## run 1
// lcd_driver_top
module lcd_driver_top (
    input  wire clk,
    input  wire rst_n,
    output wire lcd_resetn,
    output wire lcd_cs,
    output wire lcd_dc,
    output wire lcd_sclk,
    output wire lcd_sda
);
wire ds_fifo_write_valid;
wire [8:0] ds_fifo_write_data;
wire ds_fifo_write_ready;
wire fifo_serial_read_valid;
wire [8:0] fifo_serial_read_data;
wire fifo_serial_read_ready;
data_source data_source_inst (
    .clk(clk),
    .rst_n(rst_n),
    .fifo_write_valid(ds_fifo_write_valid),
    .fifo_write_data(ds_fifo_write_data),
    .fifo_write_ready(ds_fifo_write_ready),
    .lcd_resetn(lcd_resetn)
);
fifo #(
    .DEPTH(16),
    .WIDTH(9)
) fifo_inst (
    .clk(clk),
    .rst_n(rst_n),
    .read_ready(fifo_serial_read_ready),
    .read_valid(fifo_serial_read_valid),
    .read_data(fifo_serial_read_data),
    .write_ready(ds_fifo_write_ready),
    .write_valid(ds_fifo_write_valid),
    .write_data(ds_fifo_write_data)
);
serializer serializer_inst (
    .clk(clk),
    .rst_n(rst_n),
    .fifo_valid(fifo_serial_read_valid),
    .fifo_data(fifo_serial_read_data),
    .fifo_read_ready(fifo_serial_read_ready),
    .CS(lcd_cs),
    .SCLK(lcd_sclk),
    .D_C(lcd_dc),
    .SDA(lcd_sda)
);
endmodule
==> flow/config.mk <==
export PLATFORM = sky130hd
export DESIGN_NAME = lcd_driver_top
export DESIGN_NICKNAME = lcd_driver_top
export VERILOG_FILES = /design/flow/design.v
export SDC_FILE = /design/flow/constraint.sdc
export NUM_CORES = 4
export LEC_CHECK = 0
export CAP_MARGIN = 20
export CELL_PAD_IN_SITES_DETAIL_PLACEMENT = 2
export CELL_PAD_IN_SITES_GLOBAL_PLACEMENT = 1
export CORE_ASPECT_RATIO = 0.98
export CORE_MARGIN = 2
export CORE_UTILIZATION = 40
export HOLD_SLACK_MARGIN = 0.09
export MAX_ROUTING_LAYER = met4
export MIN_ROUTING_LAYER = met2
export SLEW_MARGIN = 20
export TNS_END_PERCENT = 40
==> flow/constraint.sdc <==
create_clock -name core_clock -period 2.87 [get_ports {clk}]
set_input_delay 0.5740 -clock core_clock [delete_from_list [all_inputs] [get_ports {clk}]]
set_output_delay 0.5740 -clock core_clock [all_outputs]
set_load 0.01 [all_outputs]
run.sh (not shown) runs the stock make flow with config.mk's settings and CLKGATE_MAP_FILE=.
#### Input delta (run 2 over run 1)
Settings: TNS_END_PERCENT: 40 -> unset; CELL_PAD_IN_SITES_DETAIL_PLACEMENT: 2 -> unset; CORE_UTILIZATION: 40 -> 72; HOLD_SLACK_MARGIN: 0.09 -> unset; CORE_ASPECT_RATIO: 0.98 -> unset; MAX_ROUTING_LAYER: met4 -> unset; CELL_PAD_IN_SITES_GLOBAL_PLACEMENT: 1 -> unset; MIN_ROUTING_LAYER: met2 -> unset; the clock period (ns, I/O delays scaled along): 2.87 -> 3.94.
==> comparison <==
Portion of netlist area occupied by mux cells came out exactly the same in run 2 and run 1.
Max total power across run 2 and run 1: run 1
Between run 2 and run 1, the worst vdd rail ir drop is higher for run 1.
In run 2 the starting density of the core turned out 33 points higher than in run 1.
Compared with run 1, in run 2 non-filler instance count after layout -14%, post-synthesis to final-layout area growth went down 8.8 points.
### run 2 -> run 3
Settings: CTS_CLUSTER_SIZE now 82, previously not set; ABC_AREA now 1, previously not set; PLACE_DENSITY now 0.35, previously not set; the clock period (ns, I/O delays scaled along) now 2.1, was 3.94.
Findings:
- Flow for run 3 halted at global routing (5_1_grt), error code GRT-0232.
- Final estimated routing congestion in global placement for run 3: about 5% up relative to run 2
- Run 3 vs run 2 — floorplan core area climbed by a few percent
- As of run 3, die area had risen by a few percent compared to run 2.
- Summary of run 3 over run 2: number of distinct library cells after synthesis lower; post-synthesis cell area higher.
- Post-synth net total in run 3 is 645 above run 2.
- Delta (run 3 minus run 2): sequential share of the synthesized area decreased by 1.6 points relative to the old numbers, quantity of hold-fixing buffers added after cts increased by 1 relative to the old numbers.
- HPWL after detailed placement: run 3 > run 2
- Measured against each other, run 2 and run 3 differ in vertical die size, the lower figure coming from run 2.
## Diff of input files: run 4 against run 3
Settings: changing CTS_CLUSTER_SIZE from 82 to 15; removing PLACE_DENSITY (formerly 0.35); setting PLACE_DENSITY_LB_ADDON to 0.27 for the first time; changing the clock period (ns, I/O delays scaled along) from 2.1 to 2.53.
Findings:
- No crash in run 4: every stage finished, but the layout fails its final checks due to setup timing.
- Summary: with run 3 as the reference, routability congestion estimate from global placement in run 4 moved up slightly.
- Run 4: total cell area at the placement stage lower than run 3
- Total of cells resized after clock tree synthesis: higher on run 3
- Going from run 3 to run 4, post-synthesis share of cell area spent on and, or, nand and nor gates closely matched the old numbers; number of setup buffers added after CTS decreased by 17 relative to the old numbers; synthesized chip area reported by yosys saw little to no change.
What run 5 does differently from run 4 at the input level:
Settings: changing the clock period (ns, I/O delays scaled along) from 2.53 to 2.11.
## What came out
Among run 5 and run 4, the run that stopped before the end is run 5, and it is the only one.
Layout checks on run 4: not met. Flow itself completed; violations: setup timing.
Run 5: it failed with a tool error in global routing (5_1_grt), so there are no final results.
As far as area after synthesis goes, run 5 and run 4 are indistinguishable; the numbers are identical.
Run 5 ends up with a total CTS buffers that is 1 lower than in run 4.
Between run 5 and run 4, it is run 5 whose post-placement cell count is higher, by about 2%.
Summary of run 5 over run 4: initial cell density of the core level, core area shows no meaningful change.

lcd_driver_top again, from the RTL that the note above started with.
==> flow/config.mk <==
export PLATFORM = sky130hd
export DESIGN_NAME = lcd_driver_top
export DESIGN_NICKNAME = lcd_driver_top
export VERILOG_FILES = /design/flow/design.v
export SDC_FILE = /design/flow/constraint.sdc
export NUM_CORES = 4
export LEC_CHECK = 0
export ABC_AREA = 1
export CAP_MARGIN = 20
export CORE_ASPECT_RATIO = 0.5
export CORE_MARGIN = 2
export CORE_UTILIZATION = 72
export CTS_CLUSTER_DIAMETER = 400
export CTS_CLUSTER_SIZE = 98
export SETUP_SLACK_MARGIN = 0.66
export SLEW_MARGIN = 20
==> flow/constraint.sdc <==
create_clock -name core_clock -period 2.23 [get_ports {clk}]
set_input_delay 0.4460 -clock core_clock [delete_from_list [all_inputs] [get_ports {clk}]]
set_output_delay 0.4460 -clock core_clock [all_outputs]
set_load 0.01 [all_outputs]
The baseline did not get past global routing.
Then changed:
==> flow/config.mk (replaced) <==
export PLATFORM = sky130hd
export DESIGN_NAME = lcd_driver_top
export DESIGN_NICKNAME = lcd_driver_top
export VERILOG_FILES = /design/flow/design.v
export SDC_FILE = /design/flow/constraint.sdc
export NUM_CORES = 4
export LEC_CHECK = 0
export CAP_MARGIN = 20
export CORE_MARGIN = 2
export CORE_UTILIZATION = 72
export CTS_CLUSTER_DIAMETER = 385
export SLEW_MARGIN = 20
==> flow/constraint.sdc (replaced) <==
create_clock -name core_clock -period 5.19 [get_ports {clk}]
set_input_delay 1.0380 -clock core_clock [delete_from_list [all_inputs] [get_ports {clk}]]
set_output_delay 1.0380 -clock core_clock [all_outputs]
set_load 0.01 [all_outputs]
The new run completed with no timing, DRC or antenna violations.
Area after synthesis decreases by a few percent.
Synthesized cell count shrinks by a quarter to a third.
Die area shrinks by a few percent.
Then changed:
--- a/flow/config.mk
+++ b/flow/config.mk
@@ -7,2 +7,3 @@
 export LEC_CHECK = 0
+export ABC_AREA = 1
 export CAP_MARGIN = 20
@@ -10,3 +11,4 @@
 export CORE_UTILIZATION = 72
-export CTS_CLUSTER_DIAMETER = 385
+export CTS_CLUSTER_SIZE = 15
+export PLACE_DENSITY_LB_ADDON = 0.0
 export SLEW_MARGIN = 20
==> flow/constraint.sdc (replaced) <==
create_clock -name core_clock -period 2.14 [get_ports {clk}]
set_input_delay 0.4280 -clock core_clock [delete_from_list [all_inputs] [get_ports {clk}]]
set_output_delay 0.4280 -clock core_clock [all_outputs]
set_load 0.01 [all_outputs]
With this change the flow failed in global routing on ODB-0269.
Synthesized area climbs by 3.5%.
Die size increases by 3.4%.
Synthesized cell count went up by 50%.
Then changed:
--- a/flow/config.mk
+++ b/flow/config.mk
@@ -7,8 +7,5 @@
 export LEC_CHECK = 0
-export ABC_AREA = 1
 export CAP_MARGIN = 20
 export CORE_MARGIN = 2
-export CORE_UTILIZATION = 72
-export CTS_CLUSTER_SIZE = 15
-export PLACE_DENSITY_LB_ADDON = 0.0
+export CORE_UTILIZATION = 52
 export SLEW_MARGIN = 20
==> flow/constraint.sdc (replaced) <==
create_clock -name core_clock -period 3.77 [get_ports {clk}]
set_input_delay 0.7540 -clock core_clock [delete_from_list [all_inputs] [get_ports {clk}]]
set_output_delay 0.7540 -clock core_clock [all_outputs]
set_load 0.01 [all_outputs]
With this change the flow passed the timing, DRC and antenna checks.
Area after synthesis is lower by 3.3%.
Synthesized cell count is lower by 33%.
Die size is higher by 33%.
Then changed:
--- a/flow/config.mk
+++ b/flow/config.mk
@@ -7,5 +7,8 @@
 export LEC_CHECK = 0
+export ABC_AREA = 1
 export CAP_MARGIN = 20
 export CORE_MARGIN = 2
-export CORE_UTILIZATION = 52
+export CORE_UTILIZATION = 72
+export CTS_CLUSTER_SIZE = 32
+export PLACE_DENSITY_LB_ADDON = 0.27
 export SLEW_MARGIN = 20
==> flow/constraint.sdc (replaced) <==
create_clock -name core_clock -period 2.1 [get_ports {clk}]
set_input_delay 0.4200 -clock core_clock [delete_from_list [all_inputs] [get_ports {clk}]]
set_output_delay 0.4200 -clock core_clock [all_outputs]
set_load 0.01 [all_outputs]
- This time the run ended with an error in global routing, error GRT-0232
- synthesized cell count went up by 50%
- area after synthesis went up by 3.5%
- die size went down by 25%

== ember ==
lcd_driver_top again, from the RTL that the note above started with.
==> flow/config.mk <==
export PLATFORM = sky130hd
export DESIGN_NAME = lcd_driver_top
export DESIGN_NICKNAME = lcd_driver_top
export VERILOG_FILES = /design/flow/design.v
export SDC_FILE = /design/flow/constraint.sdc
export NUM_CORES = 4
export LEC_CHECK = 0
export ABC_AREA = 1
export CAP_MARGIN = 20
export CORE_MARGIN = 2
export CORE_UTILIZATION = 72
export CTS_CLUSTER_SIZE = 15
export HOLD_SLACK_MARGIN = 0.3
export PLACE_DENSITY_LB_ADDON = 0.27
export SLEW_MARGIN = 35
==> flow/constraint.sdc <==
create_clock -name core_clock -period 2.37 [get_ports {clk}]
set_input_delay 0.4740 -clock core_clock [delete_from_list [all_inputs] [get_ports {clk}]]
set_output_delay 0.4740 -clock core_clock [all_outputs]
set_load 0.01 [all_outputs]
Final checks on ember, whose flow otherwise completed, came back failing, citing negative setup slack.
## Diff of input files: lagoon against ember
Settings: CTS_CLUSTER_DIAMETER newly set to 231; HOLD_SLACK_MARGIN removed (was 0.3); the clock period (ns, I/O delays scaled along) changed from 2.37 to 2.1.
--- outcome ---
- lagoon: it failed with a tool error in global routing (5_1_grt), so there are no final results.
- Looking at placement-stage cell area across ember and lagoon, the one that comes out lower is ember.
- Post-synthesis cell count of lagoon is on par with ember.
- Comparing ember and lagoon, the higher setup slack at placement was measured on ember.
- From ember to lagoon, mean cell area of the mapped netlist did not move at all.
- Comparing sum of net half-perimeters after detailed placement for ember and lagoon, the bigger number came from ember.
- Total clock buffers created by CTS: lagoon vs ember down about 22%
- Comparing ember against lagoon, there is no change at all in area reported by Yosys stat.
The following lists how yarrow was set up differently from lagoon:
Settings: clearing CTS_CLUSTER_DIAMETER, which used to be 231; clearing PLACE_DENSITY_LB_ADDON, which used to be 0.27; swapping 35 for 20 in SLEW_MARGIN; clearing CTS_CLUSTER_SIZE, which used to be 15; swapping 72 for 9 in CORE_UTILIZATION; clearing ABC_AREA, which used to be 1; swapping 2.1 for 10.7 in the clock period (ns, I/O delays scaled along).
[summary]
yarrow finished every stage and its layout cleared the timing, DRC and antenna checks. Going from lagoon to yarrow, floorplan die width grew by more than 100%. Area after synthesis is lower on yarrow. Synthesis area per yosys in yarrow vs lagoon: down 3.3%. yarrow vs lagoon — number of nets at floorplan dropped by more than a quarter. What yarrow reported for post-detailed-placement half-perimeter wirelength has to be multiplied by 1.2 to get the figure for lagoon. Sequential fraction of the synthesis area, lagoon and yarrow: smaller value in lagoon.
[inputs] raven vs yarrow
Settings: a change of CORE_UTILIZATION from 9 to 72; an added ABC_AREA of 1; a change of the clock period (ns, I/O delays scaled along) from 10.7 to 2.23.
Findings:
- yarrow finished every step from synthesis to the final layout, and the layout passed the timing, DRC and antenna checks.
- Ran to the end and failed final checks on negative setup slack: raven.
- Re register-to-register slack: raven and yarrow aren't equal, and the higher value belongs to yarrow.
- Reported for raven and yarrow, total of buffers placed on input and output ports turned out identical to the last digit.
- raven vs yarrow — post-detailed-placement cell area dropped by a little under 10%

Starting RTL as in the previous note.
clock: 2.87 ns
lec_check: 0
cap_margin: 5
cell_pad_in_sites_detail_placement: 0
cell_pad_in_sites_global_placement: 0
core_margin: 2
core_utilization: 72
cts_cluster_diameter: 110
cts_cluster_size: 15
gpl_routability_driven: 0
min_routing_layer: met1
setup_slack_margin: -0.16
slew_margin: 40
The first run finished but fails on negative hold slack, negative setup slack.
Rerun with:
==> flow/config.mk (replaced) <==
export PLATFORM = sky130hd
export DESIGN_NAME = lcd_driver_top
export DESIGN_NICKNAME = lcd_driver_top
export VERILOG_FILES = /design/flow/design.v
export SDC_FILE = /design/flow/constraint.sdc
export NUM_CORES = 4
export LEC_CHECK = 0
export ABC_AREA = 1
export CAP_MARGIN = 20
export CELL_PAD_IN_SITES_DETAIL_PLACEMENT = 0
export CELL_PAD_IN_SITES_GLOBAL_PLACEMENT = 0
export CORE_MARGIN = 2
export CORE_UTILIZATION = 66
export CTS_CLUSTER_SIZE = 41
export GPL_ROUTABILITY_DRIVEN = 0
export MIN_ROUTING_LAYER = met1
export SETUP_SLACK_MARGIN = -0.11
export SLEW_MARGIN = 35
==> flow/constraint.sdc (replaced) <==
create_clock -name core_clock -period 2.13 [get_ports {clk}]
set_input_delay 0.4260 -clock core_clock [delete_from_list [all_inputs] [get_ports {clk}]]
set_output_delay 0.4260 -clock core_clock [all_outputs]
set_load 0.01 [all_outputs]
After rerunning: This time the run ran to the end with violations: negative setup slack. Critical path depth grows by 6. Global-route usage shrinks by 1.1 points. Clock-buffer cell count grows by 2.
Rerun with:
==> flow/config.mk (replaced) <==
export PLATFORM = sky130hd
export DESIGN_NAME = lcd_driver_top
export DESIGN_NICKNAME = lcd_driver_top
export VERILOG_FILES = /design/flow/design.v
export SDC_FILE = /design/flow/constraint.sdc
export NUM_CORES = 4
export LEC_CHECK = 0
export CAP_MARGIN = 20
export CORE_MARGIN = 2
export CORE_UTILIZATION = 61
export CTS_CLUSTER_SIZE = 31
export SLEW_MARGIN = 20
==> flow/constraint.sdc (replaced) <==
create_clock -name core_clock -period 5.16 [get_ports {clk}]
set_input_delay 1.0320 -clock core_clock [delete_from_list [all_inputs] [get_ports {clk}]]
set_output_delay 1.0320 -clock core_clock [all_outputs]
set_load 0.01 [all_outputs]
What happened: The new run went through all stages and came out clean; area after synthesis is lower by about 3.3%; non-clock buffer count is lower by 60; cell area is lower by about 10%; global-route usage is lower by 4.9 points; core utilization is lower by 11 points; fmax is lower by 36%; hold slack is better by 0.10 ns; setup slack is better by 1.7 ns; power is lower by 61%; sequential power is lower by 59%.
Rerun with:
--- a/flow/config.mk
+++ b/flow/config.mk
@@ -9,4 +9,4 @@
 export CORE_MARGIN = 2
-export CORE_UTILIZATION = 61
-export CTS_CLUSTER_SIZE = 31
+export CORE_UTILIZATION = 40
+export SETUP_SLACK_MARGIN = 1.05
 export SLEW_MARGIN = 20
==> flow/constraint.sdc (replaced) <==
create_clock -name core_clock -period 3.77 [get_ports {clk}]
set_input_delay 0.7540 -clock core_clock [delete_from_list [all_inputs] [get_ports {clk}]]
set_output_delay 0.7540 -clock core_clock [all_outputs]
set_load 0.01 [all_outputs]
Result:
- The changed run went through all stages and came out clean
- sequential share of layout area falls by 3.8 points
- via count rose by a few percent
- wire length rises by a little under a tenth
- cell count is higher by about a fifth
Rerun with:
--- a/flow/config.mk
+++ b/flow/config.mk
@@ -7,6 +7,8 @@
 export LEC_CHECK = 0
+export ABC_AREA = 1
 export CAP_MARGIN = 20
 export CORE_MARGIN = 2
-export CORE_UTILIZATION = 40
-export SETUP_SLACK_MARGIN = 1.05
+export CORE_UTILIZATION = 72
+export CTS_CLUSTER_DIAMETER = 357
+export CTS_CLUSTER_SIZE = 30
 export SLEW_MARGIN = 20
==> flow/constraint.sdc (replaced) <==
create_clock -name core_clock -period 2.1 [get_ports {clk}]
set_input_delay 0.4200 -clock core_clock [delete_from_list [all_inputs] [get_ports {clk}]]
set_output_delay 0.4200 -clock core_clock [all_outputs]
set_load 0.01 [all_outputs]
The changed run never finished: it broke off in 5_1_grt, error ODB-0269.
Die area drops by 42%.
Synthesized cell count rose by 50%.
Area after synthesis climbs by 3.5%.
Power figures rest on the tool's default switching activity, not on a simulated workload.
